## top
module top(
    input logic clk,
    input logic rst,
    output logic    RGB_G,
    output logic    RGB_R,
    output logic    RGB_B
);
    logic red_out;
    integer red;
    logic green_out;
    integer green;
    logic blue_out;
    integer blue;
    ramp #(
        .steps (7'b1100011)
    )
    u1 (
        .clk (clk),
        .rst (rst),
        .pwm_value (red)
    );
    ramp #(
        .steps (7'b0111000)
    )
    u2 (
            .clk (clk),
            .rst (rst),
            .pwm_value (green)
        );
    ramp #(
        .steps (7'b0001110)
    )
    u3 (
        .clk (clk),
        .rst (rst),
        .pwm_value (blue)
    );
    pwm u4 (
        .clk (clk),
        .rst (rst),
        .duty_cycle (red),
        .pwm_out (red_out)
    );
    assign RGB_R = red_out;
    pwm u5 (
        .clk (clk),
        .rst (rst),
        .duty_cycle (green),
        .pwm_out (green_out)
    );
    assign RGB_G = green_out;
    pwm u6 (
        .clk (clk),
        .rst (rst),
        .duty_cycle (blue),
        .pwm_out (blue_out)
    );
    assign RGB_B = blue_out;
endmodule
clock: 3.88 ns
lec_check: 0
abc_area: 0
cap_margin: 20
core_aspect_ratio: 1.48
core_margin: 2
core_utilization: 70
cts_cluster_size: 97
setup_slack_margin: 0.53
slew_margin: 20
tns_end_percent: 75
run.sh (not shown) runs the stock make flow with config.mk's settings and CLKGATE_MAP_FILE=.
The starting point finished but fails on negative setup slack.
Change:
Settings changed: ABC_AREA 0 to 1, CORE_ASPECT_RATIO 1.48 to 0.94, CORE_UTILIZATION 70 to 71, SETUP_SLACK_MARGIN 0.53 to default.
Clock period 3.88 ns to 3.14 ns, I/O delays scaled along.
The changed run died in global routing (5_1_grt).
Area after synthesis rises by about a fifth.
Synthesized cell count rises by well over a third.
Die size rises by about a fifth.
Change:
Settings changed: ABC_AREA 1 to 0, CORE_ASPECT_RATIO 0.94 to 1.48, MAX_ROUTING_LAYER from default to met4, PLACE_DENSITY_LB_ADDON from default to 0.01, SETUP_SLACK_MARGIN from default to 2.02.
Clock period 3.14 ns to 7.04 ns, I/O delays scaled along.
=> The changed run finished with timing, DRC and antenna clean; die area shrinks by 15%; synthesized cell count drops by 31%; area after synthesis went down by 15%.
Change:
Settings changed: ABC_AREA 0 to default, CORE_ASPECT_RATIO 1.48 to default, CORE_UTILIZATION 71 to 35, CTS_CLUSTER_SIZE 97 to default, MAX_ROUTING_LAYER met4 to default, PLACE_DENSITY_LB_ADDON 0.01 to default, SETUP_SLACK_MARGIN 2.02 to default, TNS_END_PERCENT 75 to default.
Clock period 7.04 ns to 10.0 ns, I/O delays scaled along.
What happened: Utilization falls by 38 points; clock-buffer cell count went up by 16; final cell count came out higher by roughly a tenth; combinational power drops by a quarter to a third; critical path depth drops by 2; cell area went up by a few percent.
Change:
Settings changed: ABC_AREA from default to 1, CAP_MARGIN 20 to 5, CELL_PAD_IN_SITES_DETAIL_PLACEMENT from default to 1, CELL_PAD_IN_SITES_GLOBAL_PLACEMENT from default to 1, CORE_UTILIZATION 35 to 53, HOLD_SLACK_MARGIN from default to 0.13, PLACE_DENSITY from default to 0.42, SLEW_MARGIN 20 to 10.
Result: Die size went down by 22%; synthesized area went up by 17%; design area went up by 15%; routed wire length went up by 74%; global-route usage went up by 17 points.

* * *

Starting RTL as in the previous note.
Settings: LEC_CHECK=0, CAP_MARGIN=20, CORE_MARGIN=2, CORE_UTILIZATION=72, PLACE_DENSITY_LB_ADDON=0.02, SETUP_SLACK_MARGIN=1.46, SLEW_MARGIN=20; clock period 4.94 ns.
The starting point completed without violations.
Rerun with:
--- a/flow/config.mk
+++ b/flow/config.mk
@@ -9,5 +9,3 @@
 export CORE_MARGIN = 2
-export CORE_UTILIZATION = 72
-export PLACE_DENSITY_LB_ADDON = 0.02
-export SETUP_SLACK_MARGIN = 1.46
+export CORE_UTILIZATION = 65
 export SLEW_MARGIN = 20
==> flow/constraint.sdc (replaced) <==
create_clock -name core_clock -period 4.44 [get_ports {clk}]
set_input_delay 0.8880 -clock core_clock [delete_from_list [all_inputs] [get_ports {clk}]]
set_output_delay 0.8880 -clock core_clock [all_outputs]
set_load 0.01 [all_outputs]
What happened: This time the run finished with negative setup slack left. Setup slack gets worse by 0.48 ns. Clock power goes up by 9.2%. Via count goes down by 17%. Power goes up by 9.7%. Design area goes down by 11%. Clock skew goes down by 0.0065 ns. Hold slack is about the same. Sequential power goes up by 12%. Final cell count goes down by 2.7%. Maximum frequency goes up by 0.34%. Flip-flop count stays the same.
Rerun with:
--- a/flow/config.mk
+++ b/flow/config.mk
@@ -9,3 +9,3 @@
 export CORE_MARGIN = 2
-export CORE_UTILIZATION = 65
+export CORE_UTILIZATION = 63
 export SLEW_MARGIN = 20
==> flow/constraint.sdc (replaced) <==
create_clock -name core_clock -period 4.81 [get_ports {clk}]
set_input_delay 0.9620 -clock core_clock [delete_from_list [all_inputs] [get_ports {clk}]]
set_output_delay 0.9620 -clock core_clock [all_outputs]
set_load 0.01 [all_outputs]
What happened: Now the flow produced a clean layout; worst setup slack is better by 0.36 ns; design area fell slightly; worst hold slack barely changes.
Rerun with:
--- a/flow/config.mk
+++ b/flow/config.mk
@@ -7,5 +7,8 @@
 export LEC_CHECK = 0
+export ABC_AREA = 0
 export CAP_MARGIN = 20
 export CORE_MARGIN = 2
-export CORE_UTILIZATION = 63
+export CORE_UTILIZATION = 28
+export HOLD_SLACK_MARGIN = 0.27
+export MAX_ROUTING_LAYER = met4
 export SLEW_MARGIN = 20
==> flow/constraint.sdc (replaced) <==
create_clock -name core_clock -period 10.0 [get_ports {clk}]
set_input_delay 2.0000 -clock core_clock [delete_from_list [all_inputs] [get_ports {clk}]]
set_output_delay 2.0000 -clock core_clock [all_outputs]
set_load 0.01 [all_outputs]
Wire length increases by 3.3%.
Design area goes up by 2.8%.
Hold slack barely changes.
Power went down by 52%.
Cell count went up by 18%.
Setup slack gets better by 4.7 ns.
Maximum frequency fell by 10%.
Core utilization drops by 37 points.
Clock power is lower by 51%.
Rerun with:
==> flow/config.mk (replaced) <==
export PLATFORM = sky130hd
export DESIGN_NAME = top
export DESIGN_NICKNAME = top
export VERILOG_FILES = /design/flow/design.v
export SDC_FILE = /design/flow/constraint.sdc
export NUM_CORES = 4
export LEC_CHECK = 0
export ABC_AREA = 1
export CAP_MARGIN = 5
export CELL_PAD_IN_SITES_DETAIL_PLACEMENT = 1
export CORE_MARGIN = 2
export CORE_UTILIZATION = 40
export PLACE_DENSITY = 0.42
export SLEW_MARGIN = 10
What happened:
- The new run went through all stages and came out clean
- setup slack improves by 0.63 ns
- routed wire length went up by well over a third
- global-route usage came out higher by 11 points
- final cell count rises by a quarter to a third
- non-clock buffer count came out higher by 4
- fmax goes up by about a fifth
- total power rose by a little under a tenth
- first-iteration DRC count goes up by well over a third
- core utilization goes up by 13 points
Rerun with:
==> flow/config.mk (replaced) <==
export PLATFORM = sky130hd
export DESIGN_NAME = top
export DESIGN_NICKNAME = top
export VERILOG_FILES = /design/flow/design.v
export SDC_FILE = /design/flow/constraint.sdc
export NUM_CORES = 4
export LEC_CHECK = 0
export ABC_AREA = 0
export CAP_MARGIN = 35
export CORE_ASPECT_RATIO = 0.96
export CORE_MARGIN = 2
export CORE_UTILIZATION = 28
export GPL_TIMING_DRIVEN = 0
export HOLD_SLACK_MARGIN = 0.27
export MAX_ROUTING_LAYER = met4
export SETUP_SLACK_MARGIN = 0.59
export SLEW_MARGIN = 25
The new run went through all stages and came out clean.
Worst setup slack loses 0.81 ns.
Cell count drops by 20%.
Wire length drops by 37%.
Final area drops by 13%.
Clock skew drops by 0.0045 ns.
Sequential power stays flat.
Die area climbs by 21%.
No activity file was given, so power comes from the tool's default toggle rates.
